==> flow/design.v (excerpt) <==
module lc4_core
   (input  wire        clk,
    input  wire        rst,
    output wire [15:0] o_cur_pc,
    input  wire [15:0] i_cur_insn,
    output wire [15:0] o_dmem_addr,
    input  wire [15:0] i_cur_dmem_data,
    output wire        o_dmem_we,
    output wire [15:0] o_dmem_towrite,
    output wire [1:0]  test_stall,
    output wire [15:0] test_cur_pc,
    output wire [15:0] test_cur_insn,
    output wire        test_regfile_we,
    output wire [2:0]  test_regfile_wsel,
    output wire [15:0] test_regfile_data,
    output wire        test_nzp_we,
    output wire [2:0]  test_nzp_new_bits,
    output wire        test_dmem_we,
    output wire [15:0] test_dmem_addr,
    output wire [15:0] test_dmem_data
    );
Size: ~6200 cells after synthesis, ~520 flip-flops, roughly 46000 sq um of cells after synthesis.
==> flow/config.mk <==
export PLATFORM = sky130hd
export DESIGN_NAME = lc4_core
export DESIGN_NICKNAME = lc4_core
export VERILOG_FILES = /design/flow/design.v
export SDC_FILE = /design/flow/constraint.sdc
export NUM_CORES = 4
export LEC_CHECK = 0
export CAP_MARGIN = 20
export CELL_PAD_IN_SITES_DETAIL_PLACEMENT = 1
export CELL_PAD_IN_SITES_GLOBAL_PLACEMENT = 3
export CORE_MARGIN = 4
export CORE_UTILIZATION = 72
export CTS_CLUSTER_DIAMETER = 57
export GPL_ROUTABILITY_DRIVEN = 0
export GPL_TIMING_DRIVEN = 0
export HOLD_SLACK_MARGIN = 0.06
export MIN_ROUTING_LAYER = met2
export SETUP_SLACK_MARGIN = 5.0
export SLEW_MARGIN = 20
export TNS_END_PERCENT = 20
==> flow/constraint.sdc <==
create_clock -name core_clock -period 57.2 [get_ports {clk}]
set_input_delay 11.4400 -clock core_clock [delete_from_list [all_inputs] [get_ports {clk}]]
set_output_delay 11.4400 -clock core_clock [all_outputs]
set_load 0.01 [all_outputs]
run.sh (not shown) runs the stock make flow with config.mk's settings and CLKGATE_MAP_FILE=.
The first run ended with an error in global placement without I/O.
Rerun with:
==> flow/config.mk (replaced) <==
export PLATFORM = sky130hd
export DESIGN_NAME = lc4_core
export DESIGN_NICKNAME = lc4_core
export VERILOG_FILES = /design/flow/design.v
export SDC_FILE = /design/flow/constraint.sdc
export NUM_CORES = 4
export LEC_CHECK = 0
export CAP_MARGIN = 20
export CORE_MARGIN = 2
export CORE_UTILIZATION = 58
export SLEW_MARGIN = 20
==> flow/constraint.sdc (replaced) <==
create_clock -name core_clock -period 21.7 [get_ports {clk}]
set_input_delay 4.3400 -clock core_clock [delete_from_list [all_inputs] [get_ports {clk}]]
set_output_delay 4.3400 -clock core_clock [all_outputs]
set_load 0.01 [all_outputs]
After rerunning:
- With this change the flow never finished: it broke off in global routing on ODB-0269
- area after synthesis is unchanged
- die size goes up by 20%
- synthesized cell count is unchanged

* * *

Starting RTL as in the previous note.
export LEC_CHECK = 0
export ABC_AREA = 1
export CAP_MARGIN = 20
export CELL_PAD_IN_SITES_DETAIL_PLACEMENT = 1
export CELL_PAD_IN_SITES_GLOBAL_PLACEMENT = 3
export CORE_MARGIN = 8
export CORE_UTILIZATION = 45
export CTS_CLUSTER_DIAMETER = 195
export GPL_ROUTABILITY_DRIVEN = 0
export GPL_TIMING_DRIVEN = 0
export HOLD_SLACK_MARGIN = 0.14
export MAX_ROUTING_LAYER = met4
export MIN_ROUTING_LAYER = met2
export PLACE_DENSITY = 0.38
export SETUP_SLACK_MARGIN = 5.0
export SLEW_MARGIN = 20
export TNS_END_PERCENT = 90
create_clock -name core_clock -period 57.2 [get_ports {clk}]
The first run did not get past 3_1_place_gp_skip_io with GPL-0301.
Next try:
==> flow/config.mk (replaced) <==
export PLATFORM = sky130hd
export DESIGN_NAME = lc4_core
export DESIGN_NICKNAME = lc4_core
export VERILOG_FILES = /design/flow/design.v
export SDC_FILE = /design/flow/constraint.sdc
export NUM_CORES = 4
export LEC_CHECK = 0
export CAP_MARGIN = 20
export CORE_MARGIN = 2
export CORE_UTILIZATION = 40
export GPL_TIMING_DRIVEN = 0
export SLEW_MARGIN = 20
export TNS_END_PERCENT = 20
==> flow/constraint.sdc (replaced) <==
create_clock -name core_clock -period 40.0 [get_ports {clk}]
set_input_delay 8.0000 -clock core_clock [delete_from_list [all_inputs] [get_ports {clk}]]
set_output_delay 8.0000 -clock core_clock [all_outputs]
set_load 0.01 [all_outputs]
The new run passed the timing, design-rule and antenna checks.
Die size rises by 12%.
Area after synthesis rises by 8.0%.
Synthesized cell count falls by 2.2%.
